==> inputs of v18 <==
// buffered_cl_builder
module buffered_cl_builder
#(
    parameter DATA_WIDTH = 32,
    parameter DATA_PER_CL = 16,
    parameter CL_WIDTH = 512,
    parameter EVICTION_POLICY = "ALL_ZEROS",  
    parameter BUFFER_DEPTH = 8,  
    parameter ALM_FULL_DIFF = 4  
)
(
    input logic clk,
    input logic reset,
    input logic evict,
    input logic data_wr,
    input logic [DATA_WIDTH - 1 : 0 ] data_in,
    input logic cl_rd,
    output logic alm_full,
    output logic out_cl_valid,
    output logic [CL_WIDTH - 1 : 0 ] out_cl
);
export LEC_CHECK = 0
export CAP_MARGIN = 20
export CORE_MARGIN = 2
export CORE_UTILIZATION = 68
export CTS_CLUSTER_DIAMETER = 357
export CTS_CLUSTER_SIZE = 21
export SLEW_MARGIN = 20
export SYNTH_MEMORY_MAX_BITS = 8192
create_clock -name core_clock -period 3.92 [get_ports {clk}]
run.sh (not shown) runs the stock make flow with config.mk's settings and CLKGATE_MAP_FILE=.
==> inputs of v8, as changes to v18 <==
Settings changed: CORE_UTILIZATION 68 to 67, CTS_CLUSTER_DIAMETER 357 to unset, CTS_CLUSTER_SIZE 21 to 92.
==> flow/constraint.sdc (replaced) <==
create_clock -name core_clock -period 4.14 [get_ports {clk}]
set_input_delay 0.8280 -clock core_clock [delete_from_list [all_inputs] [get_ports {clk}]]
set_output_delay 0.8280 -clock core_clock [all_outputs]
set_load 0.01 [all_outputs]
==> results.cfg <==
; synthesis and place-and-route metrics
[pwr]
ir_drop_mv = 0.468
p_per_area_nw_per_um2 = 593
power.total_uw = 136000

[final_timing]
layout_setup_ws_ns = 0.0212
period_needed_ns = 4.12

[global_route]
grt_start_max_net_pins = 118

[finish]
syn_to_final_growth_pct = 17.9
clk_share_pct = 7.97
buf_share_pct = 5.69
sh_seq_area_pct = 69.8

[place]
post-place-ws_ns = 0.537

[route]
wl_met3_mm = 33.1

[clock_tree]
clock_latency_ns = 1.01
post_cts_buffers = 118

[critical_path]
crit_buf_inv = 6

[status]
outcome = no timing/DRC/antenna violations
The numbers above come from v8.

==> results.cfg <==
; synthesis and place-and-route metrics
[status]
outcome = finished with violations
so_faults = setup timing

[clock_tree]
clock_latency_ns = 0.92
post_cts_buffers = 97

[critical_path]
crit_buf_inv = 8

[pwr]
ir_drop_mv = 0.463
p_per_area_nw_per_um2 = 567

[global_route]
grt_start_max_net_pins = 105

[finish]
sh_seq_area_pct = 72.2
clk_share_pct = 4.06
buf_share_pct = 6.42

[final_timing]
period_needed_ns = 4.02
setup_viol = 105
layout_setup_ws_ns = -0.105

[route]
wl_met3_mm = 32.0

[place]
post-place-ws_ns = 0.452
The numbers above come from v18.


* * *

==> inputs of job 2984 <==
==> flow/design.v <==
module cl_builder
#(
    parameter DATA_WIDTH = 32,
    parameter DATA_PER_CL = 16,
    parameter CL_WIDTH = 512,
    parameter EVICTION_POLICY = "ALL_ZEROS"  
)
(
    input logic clk,
    input logic reset,
    input logic evict,
    input logic data_wr,
    input logic [DATA_WIDTH - 1 : 0 ] data_in,
    output logic out_cl_valid,
    output logic [CL_WIDTH - 1 : 0 ] out_cl
);
    logic                       build_data_valid    [DATA_PER_CL];
    logic [DATA_WIDTH - 1 : 0 ] build_cl            [DATA_PER_CL];
    logic [DATA_PER_CL - 1 : 0][DATA_WIDTH - 1 : 0 ] out_cl_elements;
    logic build_cl_full;
    assign build_cl_full = build_data_valid[DATA_PER_CL-1];
    assign out_cl = out_cl_elements;
    always_ff @(posedge clk) begin
        out_cl_valid <= build_cl_full || evict;
        if (data_wr) begin
            build_cl[0]         <= data_in;
            build_data_valid[0] <= 1;
        end
        else if (build_cl_full || evict || reset) begin
            build_data_valid[0] <= 0;
        end
        for (int i = 1; i < DATA_PER_CL; i++) begin
            if (build_cl_full || evict || reset) begin
                build_data_valid[i] <= 0;
            end
            else if (data_wr) begin
                build_data_valid[i] <= build_data_valid[i-1];
            end
            if (data_wr) begin
                build_cl[i] <= build_cl[i-1];
            end
        end
        for (int i = 0; i < DATA_PER_CL; i++) begin
            if (build_data_valid[i]) begin
                out_cl_elements[i] <= build_cl[i];
            end
            else begin
                if (EVICTION_POLICY == "ALL_ZEROS") begin
                    out_cl_elements[i] <= '0;
                end
                else if (EVICTION_POLICY == "ALL_ONES") begin
                    out_cl_elements[i] <= '1;
                end
            end
        end
    end
endmodule
module cl_fifo
#(
    parameter DATA_WIDTH = 512,
    parameter DEPTH = 8,
    parameter COUNT_WIDTH = 3,
    parameter ALM_FULL_DIFF = 4
)
(
    input  logic                      clock,
    input  logic                      sclr,
    input  logic                      wrreq,
    input  logic                      rdreq,
    input  logic [DATA_WIDTH - 1 : 0] data,
    output logic                      empty,
    output logic                      full,
    output logic                      almost_full,
    output logic [DATA_WIDTH - 1 : 0] q
);
    localparam ALM_FULL_VALUE = DEPTH - ALM_FULL_DIFF;
    logic [DATA_WIDTH - 1 : 0] mem [DEPTH];
    logic [COUNT_WIDTH - 1 : 0] wr_ptr;
    logic [COUNT_WIDTH - 1 : 0] rd_ptr;
    logic [COUNT_WIDTH : 0]     count;
    logic do_wr;
    logic do_rd;
    assign empty       = (count == 0);
    assign full        = (count == DEPTH);
    assign almost_full = (count >= ALM_FULL_VALUE);
    assign q           = mem[rd_ptr];
    assign do_wr = wrreq && !full;
    assign do_rd = rdreq && !empty;
    always_ff @(posedge clock) begin
        if (do_wr) begin
            mem[wr_ptr] <= data;
        end
    end
    always_ff @(posedge clock) begin
        if (sclr) begin
            wr_ptr <= '0;
            rd_ptr <= '0;
            count  <= '0;
        end
        else begin
            if (do_wr) begin
                wr_ptr <= (wr_ptr == DEPTH - 1) ? '0 : wr_ptr + 1'b1;
            end
            if (do_rd) begin
                rd_ptr <= (rd_ptr == DEPTH - 1) ? '0 : rd_ptr + 1'b1;
            end
            count <= count + do_wr - do_rd;
        end
    end
endmodule
module buffered_cl_builder
#(
    parameter DATA_WIDTH = 32,
    parameter DATA_PER_CL = 16,
    parameter CL_WIDTH = 512,
    parameter EVICTION_POLICY = "ALL_ZEROS",  
    parameter BUFFER_DEPTH = 8,  
    parameter ALM_FULL_DIFF = 4  
)
(
    input logic clk,
    input logic reset,
    input logic evict,
    input logic data_wr,
    input logic [DATA_WIDTH - 1 : 0 ] data_in,
    input logic cl_rd,
    output logic alm_full,
    output logic out_cl_valid,
    output logic [CL_WIDTH - 1 : 0 ] out_cl
);
    logic clb_out_cl_valid;
    logic [CL_WIDTH - 1 : 0 ] clb_out_cl;
    logic                      fifo_wr_en;
    logic [CL_WIDTH - 1 : 0 ]  fifo_data_in;
    logic                      fifo_empty;
    logic                      fifo_full;
    logic                      fifo_alm_full;
    logic [CL_WIDTH - 1 : 0 ]  fifo_data_out;
    assign out_cl_valid = ~fifo_empty;
    assign out_cl       = fifo_data_out;
    assign alm_full     = fifo_alm_full;
    always_ff @(posedge clk) begin
        fifo_wr_en   <= clb_out_cl_valid;
        fifo_data_in <= clb_out_cl;
    end
    cl_builder #(
        .DATA_WIDTH(DATA_WIDTH),
        .DATA_PER_CL(DATA_PER_CL),
        .CL_WIDTH(CL_WIDTH),
        .EVICTION_POLICY(EVICTION_POLICY)
    ) cl_builder_internal_mod (
        .clk(clk),
        .reset(reset),
        .evict(evict),
        .data_wr(data_wr),
        .data_in(data_in),
        .out_cl_valid(clb_out_cl_valid),
        .out_cl(clb_out_cl)
    );
    cl_fifo #(
        .DATA_WIDTH(CL_WIDTH),
        .DEPTH(BUFFER_DEPTH),
        .COUNT_WIDTH($clog2(BUFFER_DEPTH)),
        .ALM_FULL_DIFF(ALM_FULL_DIFF)
    ) buffer_fifo_mod (
        .clock(clk),
        .sclr(reset),
        .wrreq(fifo_wr_en),
        .rdreq(cl_rd),
        .data(fifo_data_in),
        .empty(fifo_empty),
        .full(fifo_full),
        .almost_full(fifo_alm_full),
        .q(fifo_data_out)
    );
endmodule
==> flow/run.sh <==
#!/bin/bash
# the make line also repeats each setting of config.mk as NAME=value (left out here)
make -C /OpenROAD-flow-scripts/flow DESIGN_CONFIG=/design/flow/config.mk WORK_HOME=/design/flow/orfs CLKGATE_MAP_FILE= finish
==> flow/config.mk <==
export PLATFORM = sky130hd
export DESIGN_NAME = buffered_cl_builder
export DESIGN_NICKNAME = buffered_cl_builder
export VERILOG_FILES = /design/flow/design.v
export SDC_FILE = /design/flow/constraint.sdc
export NUM_CORES = 4
export LEC_CHECK = 0
export CAP_MARGIN = 20
export CORE_MARGIN = 2
export CORE_UTILIZATION = 50
export SLEW_MARGIN = 20
export SYNTH_MEMORY_MAX_BITS = 8192
==> flow/constraint.sdc <==
create_clock -name core_clock -period 5.38 [get_ports {clk}]
set_input_delay 1.0760 -clock core_clock [delete_from_list [all_inputs] [get_ports {clk}]]
set_output_delay 1.0760 -clock core_clock [all_outputs]
set_load 0.01 [all_outputs]
==> job 7273 (differences from job 2984) <==
--- a/flow/config.mk
+++ b/flow/config.mk
@@ -9,3 +9,5 @@
 export CORE_MARGIN = 2
-export CORE_UTILIZATION = 50
+export CORE_UTILIZATION = 72
+export CTS_CLUSTER_SIZE = 68
+export SETUP_SLACK_MARGIN = 1.01
 export SLEW_MARGIN = 20
==> flow/constraint.sdc (replaced) <==
create_clock -name core_clock -period 3.49 [get_ports {clk}]
set_input_delay 0.6980 -clock core_clock [delete_from_list [all_inputs] [get_ports {clk}]]
set_output_delay 0.6980 -clock core_clock [all_outputs]
set_load 0.01 [all_outputs]
==> job 643 (differences from job 2984) <==
--- a/flow/config.mk
+++ b/flow/config.mk
@@ -8,4 +8,9 @@
 export CAP_MARGIN = 20
-export CORE_MARGIN = 2
-export CORE_UTILIZATION = 50
+export CELL_PAD_IN_SITES_GLOBAL_PLACEMENT = 3
+export CORE_MARGIN = 10
+export CORE_UTILIZATION = 51
+export CTS_CLUSTER_DIAMETER = 121
+export CTS_CLUSTER_SIZE = 21
+export GPL_ROUTABILITY_DRIVEN = 1
+export PLACE_DENSITY_LB_ADDON = 0.11
 export SLEW_MARGIN = 20
==> flow/constraint.sdc (replaced) <==
create_clock -name core_clock -period 6.0 [get_ports {clk}]
set_input_delay 1.2000 -clock core_clock [delete_from_list [all_inputs] [get_ports {clk}]]
set_output_delay 1.2000 -clock core_clock [all_outputs]
set_load 0.01 [all_outputs]
==> summary of the runs <==
- Job 643 passed the timing, design-rule and antenna checks. Job 7273 produced a layout that fails on setup timing. Job 2984 went through all stages and came out clean.
- Power, lowest first: job 643, job 2984, job 7273.
- In job 643 the setup slack is higher than in job 7273, by 1.3 ns.
- Combinational power: job 643 < job 2984 < job 7273.
- The highest sequential share of layout area belongs to job 643, the lowest to job 7273.
- In flip-flop count, job 7273 and job 643 do not differ.
- Sequential power: job 643 < job 2984 < job 7273.

* * *

==> lagoon <==
// buffered_cl_builder: RTL as listed in full above, without the edits since
Settings: LEC_CHECK=0, CAP_MARGIN=20, CELL_PAD_IN_SITES_DETAIL_PLACEMENT=0, CELL_PAD_IN_SITES_GLOBAL_PLACEMENT=0, CORE_MARGIN=8, CORE_UTILIZATION=66, MAX_ROUTING_LAYER=met5, MIN_ROUTING_LAYER=met1, SETUP_SLACK_MARGIN=1.01, SLEW_MARGIN=20, SYNTH_MEMORY_MAX_BITS=8192, TNS_END_PERCENT=65; clock period 3.97 ns.
==> delta: changes against lagoon <==
==> flow/config.mk (replaced) <==
export PLATFORM = sky130hd
export DESIGN_NAME = buffered_cl_builder
export DESIGN_NICKNAME = buffered_cl_builder
export VERILOG_FILES = /design/flow/design.v
export SDC_FILE = /design/flow/constraint.sdc
export NUM_CORES = 4
export LEC_CHECK = 0
export ABC_AREA = 0
export CAP_MARGIN = 35
export CELL_PAD_IN_SITES_DETAIL_PLACEMENT = 1
export CELL_PAD_IN_SITES_GLOBAL_PLACEMENT = 2
export CORE_MARGIN = 2
export CORE_UTILIZATION = 50
export CTS_CLUSTER_DIAMETER = 121
export CTS_CLUSTER_SIZE = 32
export GPL_TIMING_DRIVEN = 0
export HOLD_SLACK_MARGIN = -0.09
export MAX_ROUTING_LAYER = met4
export MIN_ROUTING_LAYER = met1
export PLACE_DENSITY = 0.77
export SLEW_MARGIN = 5
export SYNTH_MEMORY_MAX_BITS = 8192
==> flow/constraint.sdc (replaced) <==
create_clock -name core_clock -period 6.04 [get_ports {clk}]
set_input_delay 1.2080 -clock core_clock [delete_from_list [all_inputs] [get_ports {clk}]]
set_output_delay 1.2080 -clock core_clock [all_outputs]
set_load 0.01 [all_outputs]
==> harbor: changes against lagoon <==
--- a/flow/config.mk
+++ b/flow/config.mk
@@ -6,9 +6,11 @@
 export NUM_CORES = 4
 export LEC_CHECK = 0
+export ABC_AREA = 1
 export CAP_MARGIN = 20
 export CELL_PAD_IN_SITES_DETAIL_PLACEMENT = 0
 export CELL_PAD_IN_SITES_GLOBAL_PLACEMENT = 0
-export CORE_MARGIN = 8
-export CORE_UTILIZATION = 66
+export CORE_MARGIN = 2
+export CORE_UTILIZATION = 72
+export HOLD_SLACK_MARGIN = 0.29
 export MAX_ROUTING_LAYER = met5
 export MIN_ROUTING_LAYER = met1
==> flow/constraint.sdc (replaced) <==
create_clock -name core_clock -period 3.99 [get_ports {clk}]
set_input_delay 0.7980 -clock core_clock [delete_from_list [all_inputs] [get_ports {clk}]]
set_output_delay 0.7980 -clock core_clock [all_outputs]
set_load 0.01 [all_outputs]
==> comparison <==
- harbor finished clean. lagoon completed, yet does not pass: setup timing. delta finished with timing, DRC and antenna clean.
- Register-to-register slack, lowest first: lagoon, harbor, delta.
- Non-clock buffer count: lagoon < harbor < delta.
- The lowest final area belongs to delta, the highest to harbor.
- Between delta and harbor, the lower global-route usage is in delta (gap 13 points).
- Core utilization, highest first: harbor, lagoon, delta.
- In delta the clock skew is higher than in harbor, by 0.037 ns.
- Die size, highest first: delta, lagoon, harbor.
- Of lagoon and harbor, harbor has the higher first-iteration DRC count (gap about 55%, measured against harbor).
- Routed wire length, highest first: harbor, delta, lagoon.
- Of lagoon and harbor, harbor has the higher area after synthesis (gap about 12%, measured against harbor).
- Clock power, highest first: lagoon, harbor, delta.

* * *

==> nickel <==
Starts from the design.v that is shown in full above.
Settings: LEC_CHECK=0, CAP_MARGIN=20, CELL_PAD_IN_SITES_DETAIL_PLACEMENT=1, CORE_MARGIN=2, CORE_UTILIZATION=68, MAX_ROUTING_LAYER=met5, PLACE_DENSITY=0.57, SETUP_SLACK_MARGIN=-0.06, SLEW_MARGIN=35, SYNTH_MEMORY_MAX_BITS=8192, TNS_END_PERCENT=5; clock period 3.54 ns.
==> cedar (differences from nickel) <==
Settings changed: CELL_PAD_IN_SITES_DETAIL_PLACEMENT 1 to 0, CELL_PAD_IN_SITES_GLOBAL_PLACEMENT from default to 0, CORE_UTILIZATION 68 to 72, MIN_ROUTING_LAYER from default to met1, PLACE_DENSITY 0.57 to default, SETUP_SLACK_MARGIN -0.06 to 1.01, SLEW_MARGIN 35 to 20, TNS_END_PERCENT 5 to 65.
==> flow/constraint.sdc (replaced) <==
create_clock -name core_clock -period 3.47 [get_ports {clk}]
set_input_delay 0.6940 -clock core_clock [delete_from_list [all_inputs] [get_ports {clk}]]
set_output_delay 0.6940 -clock core_clock [all_outputs]
set_load 0.01 [all_outputs]
==> willow (differences from nickel) <==
Settings changed: CAP_MARGIN 20 to 30, CELL_PAD_IN_SITES_DETAIL_PLACEMENT 1 to default, CELL_PAD_IN_SITES_GLOBAL_PLACEMENT from default to 2, CORE_MARGIN 2 to 6, CORE_UTILIZATION 68 to 50, HOLD_SLACK_MARGIN from default to 0.01, MAX_ROUTING_LAYER met5 to default, PLACE_DENSITY 0.57 to default, SETUP_SLACK_MARGIN -0.06 to default, SLEW_MARGIN 35 to 20, TNS_END_PERCENT 5 to default.
==> flow/constraint.sdc (replaced) <==
create_clock -name core_clock -period 6.0 [get_ports {clk}]
set_input_delay 1.2000 -clock core_clock [delete_from_list [all_inputs] [get_ports {clk}]]
set_output_delay 1.2000 -clock core_clock [all_outputs]
set_load 0.01 [all_outputs]
==> results <==
| item | cedar | nickel | willow |
|---|---|---|---|
| Fraction of area in non-clock buffers | 0.0639 | - | 0.0354 |
| Wl on met1 | 165000 um | - | 182000 um |
| Status | failed layout checks | aborted with a tool error | finished clean |
| Stage where the flow stopped | - | clock tree synthesis | - |
| Reasons for failing layout checks | setup timing | - | - |
| Setup slack on the worst flop-to-flop path | 0.63 ns | - | 2.88 ns |
| Count of fill cells added during filler insertion | 10200 | - | 27800 |
| Buffers inserted by post-CTS timing repair | 19 | - | 0 |
| Total die area | 274000 sq um | 289000 sq um | 403000 sq um |
| Internal power consumption | 0.125 W | - | 0.0719 W |
| Most frequent cell on the critical path | sky130_fd_sc_hd__buf_12 | - | sky130_fd_sc_hd__buf_12 |
| Iteration tally of the first detailed-router pass | 5 | - | 5 |
| Initial antenna violation count | 17 | - | 27 |
| Global routing met2 resource utilization | 0.526 | - | 0.381 |
| Post-layout power | 0.164 W | - | 0.0939 W |
| Multi-input logic area | 33100 sq um | - | 32800 sq um |
| Final Max Tran Viols | 0 | - | 0 |
| Worst r2r dst | buffer_fifo_mod.mem[1][50]$_DFFE_PP_ | - | buffer_fifo_mod.mem[1][394]$_DFFE_PP_ |
| # clk buffers | 829 | - | 880 |
| Unrepaired setup endpoints after global routing | yes | - | no |
Power is estimated from default activity; no workload was simulated.
